alpha:
==> flow/design.v (excerpt) <==
module top_module(
    input  wire        clkr,
    input  wire        rst,
    input  wire        rxr,
    input  wire [4:0]  btnr,
    output wire        spr,
    output wire [7:0]  hr,
    output wire [7:0]  mr,
    output wire [4:0]  date,
    output wire [4:0]  month,
    output wire [7:0]  year,
    output wire [6:0]  seg,
    output wire [3:0]  an,
    output wire        dp
);
For scale: ~1500 cells after synthesis, about 160 flip-flops, ~55 I/O pins, roughly 0.0099 sq mm of cells after synthesis.
clock: 7.43 ns
lec_check: 0
abc_area: 1
cap_margin: 20
core_aspect_ratio: 0.5
core_margin: 2
core_utilization: 72
cts_cluster_diameter: 344
cts_cluster_size: 97
hold_slack_margin: 0.29
place_density: 0.36
setup_slack_margin: 0.46
slew_margin: 20
tns_end_percent: 5
run.sh (not shown) runs the stock make flow with config.mk's settings and CLKGATE_MAP_FILE=.
--- input diff alpha..beta ---
- HOLD_SLACK_MARGIN: 0.29 -> unset
- CTS_CLUSTER_DIAMETER: 344 -> unset
- SETUP_SLACK_MARGIN: 0.46 -> unset
- CORE_ASPECT_RATIO: 0.5 -> unset
- CTS_CLUSTER_SIZE: 97 -> 73
- TNS_END_PERCENT: 5 -> unset
- PLACE_DENSITY: 0.36 -> 0.35
- the clock period (ns, I/O delays scaled along): 7.43 -> 5.72
Notes after the runs:
Comparing alpha against beta, there is no change at all in count of flip-flops and latches.
alpha → beta: headroom to the max-slew limit fell by 2.3 points; routed length on met2 increased 32%.
Compared with alpha, beta is hungrier on power.
Of the two values seen for heaviest power group, combinational cells was produced by beta and sequential cells by alpha.
From the logs: beta reached the end of the flow and failed the layout checks with negative setup slack.


top_module again, from the RTL that the note above started with.
Settings: LEC_CHECK=0, ABC_AREA=0, CAP_MARGIN=20, CELL_PAD_IN_SITES_DETAIL_PLACEMENT=2, CELL_PAD_IN_SITES_GLOBAL_PLACEMENT=1, CORE_MARGIN=10, CORE_UTILIZATION=30, GPL_ROUTABILITY_DRIVEN=0, GPL_TIMING_DRIVEN=0, HOLD_SLACK_MARGIN=-0.09, MAX_ROUTING_LAYER=met5, MIN_ROUTING_LAYER=met1, PLACE_DENSITY=0.41, SETUP_SLACK_MARGIN=-0.21, SLEW_MARGIN=25, TNS_END_PERCENT=85; clock period 9.04 ns.
==> next run, changes <==
Settings changed: ABC_AREA 0 to unset, CELL_PAD_IN_SITES_DETAIL_PLACEMENT 2 to unset, CELL_PAD_IN_SITES_GLOBAL_PLACEMENT 1 to unset, CORE_MARGIN 10 to 2, CORE_UTILIZATION 30 to 40, GPL_ROUTABILITY_DRIVEN 0 to unset, GPL_TIMING_DRIVEN 0 to unset, HOLD_SLACK_MARGIN -0.09 to unset, MAX_ROUTING_LAYER met5 to unset, MIN_ROUTING_LAYER met1 to unset, PLACE_DENSITY 0.41 to unset, SETUP_SLACK_MARGIN -0.21 to unset, SLEW_MARGIN 25 to 20, TNS_END_PERCENT 85 to unset.
Clock period 9.04 ns to 8.79 ns, I/O delays scaled along.
After rerunning: The changed run ran to the end with no violations; setup slack improves by 0.43 ns; cell count drops by 9.2%; sequential share of layout area went up by 0.78 points; synthesized area is unchanged; cell area went down by 2.8%; core utilization grows by 11 points.
==> next run, changes <==
Settings changed: ABC_AREA set to 1, CORE_UTILIZATION 40 to 66.
Clock period 8.79 ns to 5.03 ns, I/O delays scaled along.
The changed run reached the layout checks and failed them: negative setup slack; routed wire length increases by 7.2%; area after synthesis falls by 3.2%; via count increases by 19%; final cell count rises by 16%; non-clock buffer count climbs by 154; die size came out lower by 40%; total power is higher by 150%.
==> next run, changes <==
Settings changed: ABC_AREA 1 to unset.
Clock period 5.03 ns to 8.79 ns, I/O delays scaled along.
Result: With this change the flow completed with no timing, DRC or antenna violations; design area falls by 11%; worst hold slack is about the same; setup slack gets better by 1.4 ns; via count went down by 16%; count of clock-buffer cells in the layout does not change; combinational power came out lower by 93%; utilization went down by 12 points; global-route usage came out lower by 4.0 points; total power drops by 61%.
==> next run, changes <==
Settings changed: CORE_UTILIZATION 66 to 40.
Clock period 8.79 ns to 10.0 ns, I/O delays scaled along.
After rerunning:
- synthesized area does not change
- cell count went up by 9.6%
- via count went down by 0.36%
- sequential share of layout area went down by 0.49 points
- clock-buffer cell count went up by 4
- synthesized cell count is unchanged
- utilization went down by 29 points


## garnet
Starting RTL as in the previous note.
clock: 7.43 ns
lec_check: 0
abc_area: 1
cap_margin: 20
core_margin: 2
core_utilization: 72
cts_cluster_diameter: 344
cts_cluster_size: 91
place_density: 0.4
slew_margin: 20
tns_end_percent: 5
garnet ended with every stage complete and zero timing, DRC or antenna violations.
The inputs of juniper differ from those of garnet as listed below.
- a deleted PLACE_DENSITY that had been 0.4
- a deleted CTS_CLUSTER_SIZE that had been 91
- a deleted CTS_CLUSTER_DIAMETER that had been 344
- a change of CORE_UTILIZATION from 72 to 65
- a deleted TNS_END_PERCENT that had been 5
- a change of the clock period (ns, I/O delays scaled along) from 7.43 to 4.95
Comparing juniper against garnet, there is no change at all in number of nets produced by synthesis.
juniper -> stages 100% | layout checks FAIL | negative setup slack
The final reports for juniper and garnet show first-iteration DRC count lower in the former.
[juniper vs garnet] floorplan row count: higher in juniper
After detailed routing, garnet needs less wire than juniper.
Compared with garnet, juniper shows total number of cells along the worst setup path that has gone up by more than a quarter.
Clock network contribution to total cell area in juniper is 0.72 points lower than in garnet
Looking at juniper and garnet, the worst clock skew is a wash.
Changes observed in juniper relative to garnet: first-pass GRT wire length shows an increase of about 11%, worst ir drop on vdd higher.
Input changes introduced in quartz (baseline for comparison: juniper):
- a change of the clock period (ns, I/O delays scaled along) from 4.95 to 4.92
Results
None of the runs juniper and quartz ends with a clean layout. [flow] quartz | stages: complete | final checks: fail | reason: negative setup slack. Sequential cell count: quartz vs juniper identical. juniper -> quartz: width of the chip delta 0, exact match. Summary — number of buffers inserted by post-CTS setup repair, quartz relative to juniper: lower, by 1. quartz ended up with more standard cells than juniper. Diff juniper -> quartz: logic gate share of total power went down, total power went down. Diff juniper -> quartz: mean routed wirelength per cell decreased 0.86 um, clock slew at the register clock pins of the worst setup and hold paths now sits at about the same level, global-route usage decreased 0.82 points.
Modified inputs, nickel compared to quartz
- CORE_UTILIZATION: 65 -> 59
- ABC_AREA: 1 -> unset
- the clock period (ns, I/O delays scaled along): 4.92 -> 5.14
Results
- In nickel the implementation ran to completion but is not tape-out ready, as the final checks report negative setup slack.
- Higher via count among nickel and quartz: quartz
- Largest power group: combinational cells -> quartz, sequential cells -> nickel
- Against quartz as the reference, nickel delivers a lower detailed route wirelength on metal3.
- From quartz to nickel the numbers moved as follows: number of sinks driven by the clock tree about even, portion of the clock cycle consumed by the worst path in the final layout fell 3.2 points.
Inputs modified between nickel and yarrow:
- CTS_CLUSTER_SIZE now 63, previously not set
- CORE_UTILIZATION now 57, was 59
- CTS_CLUSTER_DIAMETER now 49, previously not set
- the clock period (ns, I/O delays scaled along) now 10.0, was 5.14
--- outcome ---
yarrow | stages: all done | timing, DRC, antenna: all pass
Of yarrow and nickel, yarrow shows the higher worst path arrival time, with nickel below it.
nickel → yarrow: wire length -about 12%, register share of total power moved up, wire length on met2 went down, cell count in the Yosys report essentially unchanged.


top_module again, from the RTL that the note above started with.
==> flow/config.mk <==
export PLATFORM = sky130hd
export DESIGN_NAME = top_module
export DESIGN_NICKNAME = top_module
export VERILOG_FILES = /design/flow/design.v
export SDC_FILE = /design/flow/constraint.sdc
export NUM_CORES = 4
export LEC_CHECK = 0
export CAP_MARGIN = 20
export CORE_MARGIN = 7
export CORE_UTILIZATION = 40
export CTS_CLUSTER_SIZE = 48
export PLACE_DENSITY = 0.42
export SETUP_SLACK_MARGIN = 0.88
export SLEW_MARGIN = 20
export TNS_END_PERCENT = 65
==> flow/constraint.sdc <==
create_clock -name core_clock -period 10.0 [get_ports {clkr}]
set_input_delay 2.0000 -clock core_clock [delete_from_list [all_inputs] [get_ports {clkr}]]
set_output_delay 2.0000 -clock core_clock [all_outputs]
set_load 0.01 [all_outputs]
Edit:
Settings changed: CORE_MARGIN 7 to 2, CORE_UTILIZATION 40 to 58, CTS_CLUSTER_DIAMETER set to 46, CTS_CLUSTER_SIZE 48 to 50, MAX_ROUTING_LAYER set to met4, PLACE_DENSITY 0.42 to unset, SETUP_SLACK_MARGIN 0.88 to unset, TNS_END_PERCENT 65 to 5.
Non-clock buffer count is lower by 2; hold slack hardly moves; first-iteration DRC count is higher by 26%; setup slack got worse by 0.23 ns.


top_module again, from the RTL that the note above started with.
==> flow/design.v (excerpt) <==
module top_module(
    input  wire        clkr,
    input  wire        rst,
    input  wire        rxr,
    input  wire [4:0]  btnr,
    output wire        spr,
    output wire [7:0]  hr,
    output wire [7:0]  mr,
    output wire [4:0]  date,
    output wire [4:0]  month,
    output wire [7:0]  year,
    output wire [6:0]  seg,
    output wire [3:0]  an,
    output wire        dp
);
    reg [4:0] btnr_prev;
    reg [4:0] btnr_sync;
    wire btn_time_edge;
    wire btn_date_edge;
    wire btn_stopwatch;
    wire btn_sw_reset;       
    wire btn_sw_startstop;   
    always @(posedge clkr) begin
        if (rst) begin
            btnr_sync <= 5'b0;
            btnr_prev <= 5'b0;
        end else begin
            btnr_sync <= btnr;
            btnr_prev <= btnr_sync;
        end
    end
    assign btn_time_edge = btnr_sync[0] && !btnr_prev[0];
    assign btn_date_edge = btnr_sync[1] && !btnr_prev[1];
    assign btn_stopwatch = btnr_sync[2];   
    assign btn_sw_reset = btnr_sync[3] && !btnr_prev[3];      
    assign btn_sw_startstop = btnr_sync[4] && !btnr_prev[4];  
    reg tx_start;
  ...
export LEC_CHECK = 0
export ABC_AREA = 1
export CAP_MARGIN = 0
export CORE_MARGIN = 2
export CORE_UTILIZATION = 65
export CTS_CLUSTER_SIZE = 98
export GPL_ROUTABILITY_DRIVEN = 0
export PLACE_DENSITY_LB_ADDON = 0.03
export SETUP_SLACK_MARGIN = 1.45
export SLEW_MARGIN = 20
create_clock -name core_clock -period 4.95 [get_ports {clkr}]
The starting point finished but fails on setup timing.
Rerun with:
- CORE_UTILIZATION: 65 -> 70
- CTS_CLUSTER_SIZE: 98 -> 15
- GPL_ROUTABILITY_DRIVEN: 0 -> not set
- PLACE_DENSITY: not set -> 0.77
- PLACE_DENSITY_LB_ADDON: 0.03 -> not set
- SETUP_SLACK_MARGIN: 1.45 -> not set
- clock period: 4.95 -> 5.65 ns (I/O delays scaled with it)
Effect: The changed run reached the layout checks and failed them: setup timing; via count climbs by 2.3%; power decreases by about 10%; clock-buffer cell count came out lower by 4; sequential share of layout area goes up by 0.96 points.
Rerun with:
- CAP_MARGIN: 0 -> 20
- CORE_UTILIZATION: 70 -> 65
- CTS_CLUSTER_SIZE: 15 -> not set
- PLACE_DENSITY: 0.77 -> not set
- clock period: 5.65 -> 6.97 ns (I/O delays scaled with it)
Result: With this change the flow finished with timing, DRC and antenna clean. Wire length goes down by 26%. Flip-flop count is unchanged. Cell area is lower by 8.9%. Global-route usage is lower by 6.4 points. Utilization went down by 15 points. Clock skew hardly moves.
Rerun with:
- CTS_CLUSTER_DIAMETER: not set -> 205
- PLACE_DENSITY: not set -> 0.35
- clock period: 6.97 -> 4.92 ns (I/O delays scaled with it)
Result:
- The changed run completed and failed the layout checks on setup timing
- die area does not change
- global-route usage went up by 4.0 points
- utilization went up by 10 points
- synthesized cell count is unchanged
- worst setup slack got worse by 1.0 ns
- via count went up by roughly a tenth
- sequential share of layout area went down by 3.6 points
Rerun with:
- CTS_CLUSTER_DIAMETER: 205 -> 201
- SETUP_SLACK_MARGIN: not set -> 0.92
The changed run produced a layout that fails on setup timing.
Cell count is lower by 0.42%.
Worst hold slack gets better by 0.0098 ns.
Design area is higher by 0.53%.
Sequential share of layout area is lower by 0.16 points.
Critical path depth is higher by 1.
Combinational power is higher by about 10%.
Power is higher by 7.4%.
Setup slack gets worse by 0.20 ns.
Rerun with:
- CORE_UTILIZATION: 65 -> 72
- SETUP_SLACK_MARGIN: 0.92 -> not set
Effect: This time the run never finished: it broke off in 5_1_grt with GRT-0232; die size shrinks by about 9%; synthesized cell count stays the same; area after synthesis is unchanged.
Power and IR drop assume default switching activity.
